==> run G: inputs <==
==> flow/design.v (excerpt) <==
module pcie_pio_ctrl (
  input          clk,
  input          reset,
  input          tvalid,
  input  [63:0]  tdata,
  output         tready,
  input  [7:0]   tstrb,
  input  [21:0]  tuser,
  input          tlast,
  output [7:0]   cfg_addr,
  output [31:0]  cfg_wr_data,
  output         cfg_rd_cmd,
  output         cfg_wr_cmd,
  input  [31:0]  cfg_rd_data,
  input          cfg_valid,
  output         fifo0_wr_cmd,
  output [131:0] fifo0_wr_data,
  input          fifo0_empty_flag,
  input          fifo0_full_flag,
  input          fifo0_prog_full_flag,
  input          fifo1_full_flag,
  input          fifo1_empty_flag,
  output         fifo1_rd_cmd,
  input  [131:0] fifo1_rd_data,
  input  [7:0]   cfg_bus_number,
  input  [4:0]   cfg_device_number,
  input  [2:0]   cfg_function_number,
  input          lnk_up,
  input          cfg_to_turnoff,
  output         cfg_to_turnoff_ok,
  output         tx_tvalid,
  output [63:0]  tx_tdata,
  input          tx_tready,
  output [7:0]   tx_tstrb,
  output         tx_tlast
);
clock: 5.61 ns
lec_check: 0
abc_area: 0
cap_margin: 20
cell_pad_in_sites_detail_placement: 1
core_aspect_ratio: 1.36
core_margin: 2
core_utilization: 28
gpl_routability_driven: 1
place_density: 0.55
slew_margin: 20
run.sh (not shown) runs the stock make flow with config.mk's settings and CLKGATE_MAP_FILE=.
==> run Z (differences from run G) <==
Settings changed: ABC_AREA 0 to default, CELL_PAD_IN_SITES_DETAIL_PLACEMENT 1 to default, CORE_ASPECT_RATIO 1.36 to default, CORE_UTILIZATION 28 to 66, GPL_ROUTABILITY_DRIVEN 1 to default, PLACE_DENSITY 0.55 to default, SETUP_SLACK_MARGIN from default to 0.36.
==> flow/constraint.sdc (replaced) <==
create_clock -name core_clock -period 2.81 [get_ports {clk}]
set_input_delay 0.5620 -clock core_clock [delete_from_list [all_inputs] [get_ports {clk}]]
set_output_delay 0.5620 -clock core_clock [all_outputs]
set_load 0.01 [all_outputs]
==> results <==
Synthesized cell count is the same in run G and run Z. Of run G and run Z, run G has the higher die area (gap 130%, measured against run Z). Against run G, the clock-buffer cell count of run Z is lower by 17. Between run G and run Z, the lower setup slack is in run Z (gap 1400 ps).
==> figures <==
                                                             run G          run Z
Run status                                timing/DRC/antenna clean  timing/DRC/antenna clean
PwrDens                                              303.9 mW/mm^2  586.5 mW/mm^2
Die outline area                                      0.2191 sq mm  0.09379 sq mm
Setup repair after global routing missed its margin          false           true
Highest net fanout along the worst path                         35              7
FF-to-FF setup slack                                       1720 ps         370 ps
Clock skew                                                80.41 ps       24.24 ps
Number of logged tool warnings                                  61             65
Hold path depth                                                  2              3
Post-DP HPWL                                             149600 um      124400 um

========
==> trial 59: inputs <==
pcie_pio_ctrl again, from the RTL that the note above started with.
make LEC_CHECK=0 ABC_AREA=0 CAP_MARGIN=20 CELL_PAD_IN_SITES_DETAIL_PLACEMENT=0 CORE_ASPECT_RATIO=1.67 CORE_MARGIN=2 CORE_UTILIZATION=64 GPL_TIMING_DRIVEN=1 PLACE_DENSITY_LB_ADDON=0.02 SLEW_MARGIN=20 TNS_END_PERCENT=90 finish   # period 2.87 ns
==> inputs of trial 26, as changes to trial 59 <==
Settings changed: ABC_AREA 0 to 1, CELL_PAD_IN_SITES_DETAIL_PLACEMENT 0 to unset, CORE_ASPECT_RATIO 1.67 to unset, CORE_UTILIZATION 64 to 70, GPL_TIMING_DRIVEN 1 to unset, PLACE_DENSITY_LB_ADDON 0.02 to unset, TNS_END_PERCENT 90 to unset.
==> flow/constraint.sdc (replaced) <==
create_clock -name core_clock -period 13.2 [get_ports {clk}]
set_input_delay 2.6400 -clock core_clock [delete_from_list [all_inputs] [get_ports {clk}]]
set_output_delay 2.6400 -clock core_clock [all_outputs]
set_load 0.01 [all_outputs]
==> inputs of trial 50, as changes to trial 59 <==
Settings changed: ABC_AREA 0 to unset, CELL_PAD_IN_SITES_DETAIL_PLACEMENT 0 to unset, CORE_ASPECT_RATIO 1.67 to unset, CORE_UTILIZATION 64 to 40, GPL_TIMING_DRIVEN 1 to unset, PLACE_DENSITY_LB_ADDON 0.02 to unset, TNS_END_PERCENT 90 to unset.
==> flow/constraint.sdc (replaced) <==
create_clock -name core_clock -period 5.05 [get_ports {clk}]
set_input_delay 1.0100 -clock core_clock [delete_from_list [all_inputs] [get_ports {clk}]]
set_output_delay 1.0100 -clock core_clock [all_outputs]
set_load 0.01 [all_outputs]
==> qor summary <==
quantity                                                                  trial 59                 trial 26                 trial 50
Run status                                                 complete, no violations  complete, no violations  complete, no violations
Vias in the first global route                                               44202                    50726                    41329
Worst Hold Path Cells                                                            3                        2                        2
P&R area growth vs syn                                                       19.7%                    16.4%                    19.8%
Multi-input combinational area share                                         0.297                    0.284                    0.296
Startpoint kind of the worst setup timing path                            register                input pin                 register
Most used standard cell by instance count after synthesis                 edfxtp_1                  nand2_1                 edfxtp_1
Slack of the worst reg-to-reg path                                           90 ps                  8720 ps                  1430 ps
Post-synthesis sequential area ratio                                         0.617                    0.598                    0.617
Area fraction in xor and xnor cells                                       0.000726                  0.00113                 0.000726
Critical path arrival                                                      3450 ps                  6480 ps                  4270 ps
Non-clock buffer count in the final layout                                     760                      595                      645
Type of the setup path with the least slack                   register to register    input pin to register     register to register

========
==> build 39: inputs <==
pcie_pio_ctrl again, from the RTL that the note above started with.
Settings: LEC_CHECK=0, ABC_AREA=1, CAP_MARGIN=20, CORE_MARGIN=2, CORE_UTILIZATION=72, CTS_CLUSTER_DIAMETER=318, PLACE_DENSITY=0.38, SLEW_MARGIN=20; clock period 7.58 ns.
==> build 98 (differences from build 39) <==
ABC_AREA = unset   (was 1)
CORE_UTILIZATION = 62   (was 72)
CTS_CLUSTER_DIAMETER = 262   (was 318)
PLACE_DENSITY = unset   (was 0.38)
==> flow/constraint.sdc (replaced) <==
create_clock -name core_clock -period 4.26 [get_ports {clk}]
set_input_delay 0.8520 -clock core_clock [delete_from_list [all_inputs] [get_ports {clk}]]
set_output_delay 0.8520 -clock core_clock [all_outputs]
set_load 0.01 [all_outputs]
==> trial 70 (differences from build 39) <==
ABC_AREA = unset   (was 1)
CORE_UTILIZATION = 59   (was 72)
CTS_CLUSTER_DIAMETER = unset   (was 318)
PLACE_DENSITY = unset   (was 0.38)
==> flow/constraint.sdc (replaced) <==
create_clock -name core_clock -period 3.27 [get_ports {clk}]
set_input_delay 0.6540 -clock core_clock [delete_from_list [all_inputs] [get_ports {clk}]]
set_output_delay 0.6540 -clock core_clock [all_outputs]
set_load 0.01 [all_outputs]
==> comparison <==
In build 98 the clock power is smaller than in trial 70, by about 26%.
Against trial 70, the global-route usage of build 39 is higher by 7.1 points.
Critical path depth: build 39 is higher than build 98 (3).
In build 98 the hold slack is higher than in trial 70, by 0.33 ns.
The lowest clock skew belongs to build 98, the highest to trial 70.
In sequential share of layout area, trial 70 and build 39 hardly differ.
Count of clock-buffer cells in the layout: build 39 < build 98 < trial 70.
First-iteration DRC count, highest first: build 39, build 98, trial 70.
==> figures <==
item	build 98	trial 70	build 39
Count of non-CTS buffers in the layout	650	697	599
Relative contribution of sequential cells to total power	0.520	0.513	0.524
Share of the final layout cell area in sequential cells	0.521	0.515	0.514
DRT Wirelength	188 mm	193 mm	199 mm
Post-placement worst setup slack	0.608 ns	0.0492 ns	1.98 ns
Die Wd	316 um	324 um	298 um
Latency at later pin	0.76 ns	0.77 ns	0.76 ns
Reported combinational group power	0.927 mW	1.25 mW	0.642 mW
Combinational group share of total power	0.033	0.033	0.040
Total power after layout	28.5 mW	37.6 mW	15.9 mW
Routability cong.	0.918	0.930	0.956
Floorplan net count	5346	5346	7307
Power density over the cells	398 nW/um2	520 nW/um2	220 nW/um2
Fill cell instance count of the final layout	6564	7352	4844
Post-Place Cells	6511	6651	8261
Worst path slowest cell	sky130_fd_sc_hd__nand2b_1	sky130_fd_sc_hd__or4_4	sky130_fd_sc_hd__nand2_1
Hold Worst Slack	0.453 ns	0.119 ns	0.460 ns
Outcome	complete, no violations	complete, no violations	complete, no violations

========
==> job 6310: inputs <==
pcie_pio_ctrl again, from the RTL that the note above started with.
==> flow/design.v (excerpt) <==
module pcie_pio_ctrl (
  input          clk,
  input          reset,
  input          tvalid,
  input  [63:0]  tdata,
  output         tready,
  input  [7:0]   tstrb,
  input  [21:0]  tuser,
  input          tlast,
  output [7:0]   cfg_addr,
  output [31:0]  cfg_wr_data,
  output         cfg_rd_cmd,
  output         cfg_wr_cmd,
  input  [31:0]  cfg_rd_data,
  input          cfg_valid,
  output         fifo0_wr_cmd,
  output [131:0] fifo0_wr_data,
  input          fifo0_empty_flag,
  input          fifo0_full_flag,
  input          fifo0_prog_full_flag,
  input          fifo1_full_flag,
  input          fifo1_empty_flag,
  output         fifo1_rd_cmd,
  input  [131:0] fifo1_rd_data,
  input  [7:0]   cfg_bus_number,
  input  [4:0]   cfg_device_number,
  input  [2:0]   cfg_function_number,
  input          lnk_up,
  input          cfg_to_turnoff,
  output         cfg_to_turnoff_ok,
  output         tx_tvalid,
  output [63:0]  tx_tdata,
  input          tx_tready,
  output [7:0]   tx_tstrb,
  output         tx_tlast
);
clock: 3.3 ns
lec_check: 0
cap_margin: 20
cell_pad_in_sites_detail_placement: 2
cell_pad_in_sites_global_placement: 1
core_margin: 2
core_utilization: 40
cts_cluster_size: 35
gpl_timing_driven: 0
min_routing_layer: met2
slew_margin: 10
tns_end_percent: 45
==> inputs of job 2931, as changes to job 6310 <==
ABC_AREA = 0   (was not set)
CELL_PAD_IN_SITES_GLOBAL_PLACEMENT = not set   (was 1)
CORE_ASPECT_RATIO = 1.67   (was not set)
CORE_MARGIN = 9   (was 2)
CORE_UTILIZATION = 36   (was 40)
CTS_CLUSTER_SIZE = not set   (was 35)
MIN_ROUTING_LAYER = not set   (was met2)
PLACE_DENSITY_LB_ADDON = 0.02   (was not set)
SLEW_MARGIN = 20   (was 10)
TNS_END_PERCENT = 90   (was 45)
==> flow/constraint.sdc (replaced) <==
create_clock -name core_clock -period 8.77 [get_ports {clk}]
set_input_delay 1.7540 -clock core_clock [delete_from_list [all_inputs] [get_ports {clk}]]
set_output_delay 1.7540 -clock core_clock [all_outputs]
set_load 0.01 [all_outputs]
==> summary.txt <==
fresh numbers from the pnr run: WL met1 around 95 mm, leakage dissipation 22.86 nW, minimum clock period 5.471 ns, Comb. pwr 0.518 mW, first-pass GRT wire length roughly 380 mm, Fillers 16.73k, run status finished clean, layer carrying the most global-route usage met2
Source of the figures above: job 2931

==> summary.txt <==
fresh numbers from the pnr run: Fillers about 15k, layout check failures max-slew violations, negative setup slack, leakage dissipation about 23 nW, first-pass GRT wire length 382.6 mm, layer carrying the most global-route usage met3, final worst setup slack -0.2224 ns, WL met1 0 um, Reg-to-Reg Start u_enc.state_reg[3], minimum clock period 3.522 ns, final setup vio count ~220, Slew Limit Fails 2, run status failed layout checks
Source of the figures above: job 6310


========
==> exp/nickel: inputs <==
pcie_pio_ctrl again, from the RTL that the note above started with.
clock: 3.8 ns
lec_check: 0
cap_margin: 20
core_margin: 2
core_utilization: 42
cts_cluster_diameter: 384
gpl_timing_driven: 0
max_routing_layer: met4
place_density_lb_addon: 0.25
setup_slack_margin: 1.03
slew_margin: 15
==> exp/delta (differences from exp/nickel) <==
Settings changed: CORE_UTILIZATION 42 to 58, CTS_CLUSTER_DIAMETER 384 to not set, GPL_TIMING_DRIVEN 0 to not set, MAX_ROUTING_LAYER met4 to not set, PLACE_DENSITY_LB_ADDON 0.25 to not set, SETUP_SLACK_MARGIN 1.03 to not set, SLEW_MARGIN 15 to 20.
==> flow/constraint.sdc (replaced) <==
create_clock -name core_clock -period 2.95 [get_ports {clk}]
set_input_delay 0.5900 -clock core_clock [delete_from_list [all_inputs] [get_ports {clk}]]
set_output_delay 0.5900 -clock core_clock [all_outputs]
set_load 0.01 [all_outputs]
==> exp/raven (differences from exp/nickel) <==
Settings changed: ABC_AREA set to 1, CORE_UTILIZATION 42 to 57, CTS_CLUSTER_DIAMETER 384 to not set, GPL_TIMING_DRIVEN 0 to not set, MAX_ROUTING_LAYER met4 to not set, PLACE_DENSITY_LB_ADDON 0.25 to not set, SETUP_SLACK_MARGIN 1.03 to not set, SLEW_MARGIN 15 to 20.
==> flow/constraint.sdc (replaced) <==
create_clock -name core_clock -period 5.95 [get_ports {clk}]
set_input_delay 1.1900 -clock core_clock [delete_from_list [all_inputs] [get_ports {clk}]]
set_output_delay 1.1900 -clock core_clock [all_outputs]
set_load 0.01 [all_outputs]
==> results <==
quantity                                                                                exp/nickel   exp/raven   exp/delta
Number of vias per cell                                                                       5.88        5.83        6.22
Number of nets in the synthesized netlist                                                     5346        7307        5346
Flip-flop and latch power                                                                  16.6 mW     10.6 mW     21.4 mW
Post-layout worst setup margin                                                             1.04 ns     1.23 ns    0.178 ns
Floorplan Core Area                                                                     143000 µm²  109000 µm²  103000 µm²
Reg2Reg Setup Slack                                                                        1.04 ns     1.23 ns     0.18 ns
Result of the run                                                         timing/DRC/antenna clean  timing/DRC/antenna clean  timing/DRC/antenna clean
Proportion of synthesized chip area in sequential cells                                      61.7%       59.8%       61.7%
Cell area after placement                                                                68500 µm²   68100 µm²   67600 µm²
Slowest Stage Delay on Critical Path                                                       0.58 ns     0.76 ns     0.64 ns
Mean cell area of the mapped netlist                                                      11.9 µm²    8.86 µm²    11.9 µm²
Part of the power in combinational logic                                                      3.7%        3.9%        3.4%
Post-synthesis share of cell area spent on full adders, half adders and majority gates      0.183%      0.161%      0.183%
Path length in cells of the critical path                                                        7          12           7
Non-clock inverters                                                                             30         734          30
Fin util                                                                                     52.2%       67.4%       70.1%
Insertion delay at the late pin of the worst-skew pair                                     0.80 ns     0.77 ns     0.75 ns
Period utilisation layout                                                                    72.8%       79.3%       94.0%
Worst R2R Path Depth                                                                             7          12           7
Setup Skew                                                                               0.0375 ns   0.0246 ns   0.0255 ns

========
==> inputs of juniper <==
pcie_pio_ctrl again, from the RTL that the note above started with.
Settings: LEC_CHECK=0, ABC_AREA=0, CAP_MARGIN=30, CELL_PAD_IN_SITES_DETAIL_PLACEMENT=2, CORE_ASPECT_RATIO=1.67, CORE_MARGIN=9, CORE_UTILIZATION=36, GPL_TIMING_DRIVEN=1, HOLD_SLACK_MARGIN=-0.08, PLACE_DENSITY_LB_ADDON=0.02, SLEW_MARGIN=20, TNS_END_PERCENT=90; clock period 5.67 ns.
==> inputs of pepper, as changes to juniper <==
==> flow/config.mk (replaced) <==
export PLATFORM = sky130hd
export DESIGN_NAME = pcie_pio_ctrl
export DESIGN_NICKNAME = pcie_pio_ctrl
export VERILOG_FILES = /design/flow/design.v
export SDC_FILE = /design/flow/constraint.sdc
export NUM_CORES = 4
export LEC_CHECK = 0
export CAP_MARGIN = 20
export CORE_MARGIN = 2
export CORE_UTILIZATION = 72
export SETUP_SLACK_MARGIN = -0.28
export SLEW_MARGIN = 20
==> flow/constraint.sdc (replaced) <==
create_clock -name core_clock -period 2.81 [get_ports {clk}]
set_input_delay 0.5620 -clock core_clock [delete_from_list [all_inputs] [get_ports {clk}]]
set_output_delay 0.5620 -clock core_clock [all_outputs]
set_load 0.01 [all_outputs]
==> comparison <==
juniper finished clean. pepper reached the layout checks and failed them: negative setup slack.
Between pepper and juniper, the lower wire length is in pepper (gap 22%, measured against juniper).
Between pepper and juniper, the lower sequential power is in juniper (gap about 100%, measured against juniper).
Of juniper and pepper, pepper has the higher utilization (gap 43 points).
First-iteration DRC count: juniper is lower than pepper (51%).
Of juniper and pepper, juniper has the higher setup slack (gap 2.1 ns).
Between juniper and pepper, the lower critical path depth is in pepper (gap 2).
Between pepper and juniper, the lower maximum frequency is in juniper (gap 27%, measured against juniper).
In synthesized area, juniper and pepper do not differ.
==> figures <==
quantity                                                      juniper                    pepper
Amount of wire on met3 after detailed routing                10200 um                  21000 um
Worst slew pin tran                                           1.03 ns                   1.11 ns
Finished Cell Area                                        0.0728 mm^2               0.0721 mm^2
Outcome                                      timing/DRC/antenna clean  finished with violations
Reasons for failing layout checks                                   -      negative setup slack
Proportion of power drawn by the clock network                  0.451                     0.445
Instance count after placement with tap cells included           7392                      6400
Power drawn by the clock network                              9.74 mW                   19.1 mW
Number of tap cells added at floorplan                           2145                      1080
Clock tree buffer count of the final layout                       212                       197
Total internal power                                          16.7 mW                   33.8 mW
Proportion of final cell area spent on non-clock buffers       0.0907                     0.102
Power drawn by the combinational cells                       0.750 mW                   1.45 mW
Count of plain and timing-repair buffers                          664                       736
Arrival time at the worst endpoint                            4.30 ns                   3.47 ns
Number of instances on the worst hold path                          0                         2
Slew margin rel.                                                0.307                     0.252
Latest clock arrival within the worst-skew pair               0.81 ns                   0.75 ns
Power and IR drop assume default switching activity.
